Setup of before:
==> flow/design.v (excerpt) <==
module alu_top(clk, a, b, op, out, carry_out, over_flow, zero);
Size in the first run: roughly 690 cells after synthesis, about 110 flip-flops, about 100 I/O pins.
Settings: LEC_CHECK=0, ABC_AREA=1, CAP_MARGIN=20, CORE_MARGIN=2, CORE_UTILIZATION=68, CTS_CLUSTER_DIAMETER=218, CTS_CLUSTER_SIZE=72, PLACE_DENSITY_LB_ADDON=0.14, SETUP_SLACK_MARGIN=-0.72, SLEW_MARGIN=20; clock period 12.4 ns.
run.sh (not shown) runs the stock make flow with config.mk's settings and CLKGATE_MAP_FILE=.
Completing all stages was not enough for before: its layout failed the final checks because of setup timing.
> inputs changed (before -> after)
==> flow/config.mk <==
export PLATFORM = sky130hd
export DESIGN_NAME = alu_top
export DESIGN_NICKNAME = alu_top
export VERILOG_FILES = /design/flow/design.v
export SDC_FILE = /design/flow/constraint.sdc
export NUM_CORES = 4
export LEC_CHECK = 0
export ABC_AREA = 1
export CAP_MARGIN = 20
export CORE_MARGIN = 2
export CORE_UTILIZATION = 58
export CTS_CLUSTER_DIAMETER = 218
export SETUP_SLACK_MARGIN = -0.72
export SLEW_MARGIN = 20
==> flow/constraint.sdc <==
create_clock -name core_clock -period 7.88 [get_ports {clk}]
set_input_delay 1.5760 -clock core_clock [delete_from_list [all_inputs] [get_ports {clk}]]
set_output_delay 1.5760 -clock core_clock [all_outputs]
set_load 0.01 [all_outputs]
--- outcome ---
- To summarise after: no stage aborted, but the layout did not pass its checks, failing on setup timing.
- after vs before on number of cells in the finished layout apart from fillers: after is the higher one.
- Summary of after over before: clock power share moved up; global-route wire length before repair now smaller.
- Looking only at layout overhead on the synthesized area, and setting everything else aside, the lower value of after and before goes to before.

Starting RTL as in the previous note.
export LEC_CHECK = 0
export ABC_AREA = 1
export CAP_MARGIN = 20
export CELL_PAD_IN_SITES_DETAIL_PLACEMENT = 1
export CELL_PAD_IN_SITES_GLOBAL_PLACEMENT = 2
export CORE_ASPECT_RATIO = 0.65
export CORE_MARGIN = 7
export CORE_UTILIZATION = 36
export CTS_CLUSTER_DIAMETER = 318
export CTS_CLUSTER_SIZE = 13
export GPL_ROUTABILITY_DRIVEN = 1
export MAX_ROUTING_LAYER = met5
export PLACE_DENSITY_LB_ADDON = 0.09
export SETUP_SLACK_MARGIN = -0.0
export SLEW_MARGIN = 25
export TNS_END_PERCENT = 50
create_clock -name core_clock -period 14.1 [get_ports {clk}]
The baseline completed with no timing, DRC or antenna violations.
==> next run, changes <==
- CELL_PAD_IN_SITES_DETAIL_PLACEMENT: 1 -> 2
- CELL_PAD_IN_SITES_GLOBAL_PLACEMENT: 2 -> 3
- CORE_ASPECT_RATIO: 0.65 -> 1.76
- CORE_MARGIN: 7 -> 8
- CTS_CLUSTER_DIAMETER: 318 -> 397
- CTS_CLUSTER_SIZE: 13 -> 85
- GPL_ROUTABILITY_DRIVEN: 1 -> 0
- HOLD_SLACK_MARGIN: unset -> 0.06
- MAX_ROUTING_LAYER: met5 -> met4
- PLACE_DENSITY_LB_ADDON: 0.09 -> 0.27
- SETUP_SLACK_MARGIN: -0.0 -> 2.5
- SLEW_MARGIN: 25 -> 35
The changed run completed with no timing, DRC or antenna violations.
Non-clock buffer count shrinks by 2.
Clock skew hardly moves.
Routed wire length goes up by roughly a tenth.
Global-route usage rises by 3.0 points.
Clock power is higher by a few percent.
Total power increases by a few percent.
Synthesized cell count is unchanged.
Critical path depth is unchanged.
Die size goes up by a few percent.
Cell area rose slightly.
==> next run, changes <==
- ABC_AREA: 1 -> unset
- CELL_PAD_IN_SITES_DETAIL_PLACEMENT: 2 -> unset
- CELL_PAD_IN_SITES_GLOBAL_PLACEMENT: 3 -> unset
- CORE_ASPECT_RATIO: 1.76 -> unset
- CORE_MARGIN: 8 -> 2
- CORE_UTILIZATION: 36 -> 61
- CTS_CLUSTER_DIAMETER: 397 -> unset
- CTS_CLUSTER_SIZE: 85 -> unset
- GPL_ROUTABILITY_DRIVEN: 0 -> unset
- HOLD_SLACK_MARGIN: 0.06 -> unset
- MAX_ROUTING_LAYER: met4 -> unset
- PLACE_DENSITY_LB_ADDON: 0.27 -> unset
- SETUP_SLACK_MARGIN: 2.5 -> unset
- SLEW_MARGIN: 35 -> 20
- TNS_END_PERCENT: 50 -> unset
- clock period: 14.1 -> 7.16 ns (I/O delays scaled with it)
With this change the flow completed and failed the layout checks on negative setup slack.
Hold slack improved by 140 ps.
Die area is lower by 48%.
Cell count went down by 4.2%.
Utilization increases by 38 points.
Critical path depth came out lower by 2.
Power grows by 98%.
Via count came out higher by 5.6%.
==> next run, changes <==
- CORE_UTILIZATION: 61 -> 18
- clock period: 7.16 -> 14.2 ns (I/O delays scaled with it)
Effect: The new run completed with no timing, DRC or antenna violations; total power is lower by 49%; critical path depth is higher by 1; count of clock-buffer cells in the layout is lower by 4; synthesized cell count does not change; clock skew hardly moves.
==> next run, changes <==
- CORE_UTILIZATION: 18 -> 65
- CTS_CLUSTER_DIAMETER: unset -> 256
- CTS_CLUSTER_SIZE: unset -> 94
- clock period: 14.2 -> 7.18 ns (I/O delays scaled with it)
What happened: With this change the flow finished but failed the layout checks on negative setup slack. Count of clock-buffer cells in the layout is unchanged. Worst hold slack gets better by 6.6 ps. Core utilization came out higher by 66 points. Sequential share of layout area goes down by 0.34 points. Fmax rises by 2.4%. Worst setup slack loses 6700 ps.
Power is estimated from default activity; no workload was simulated.
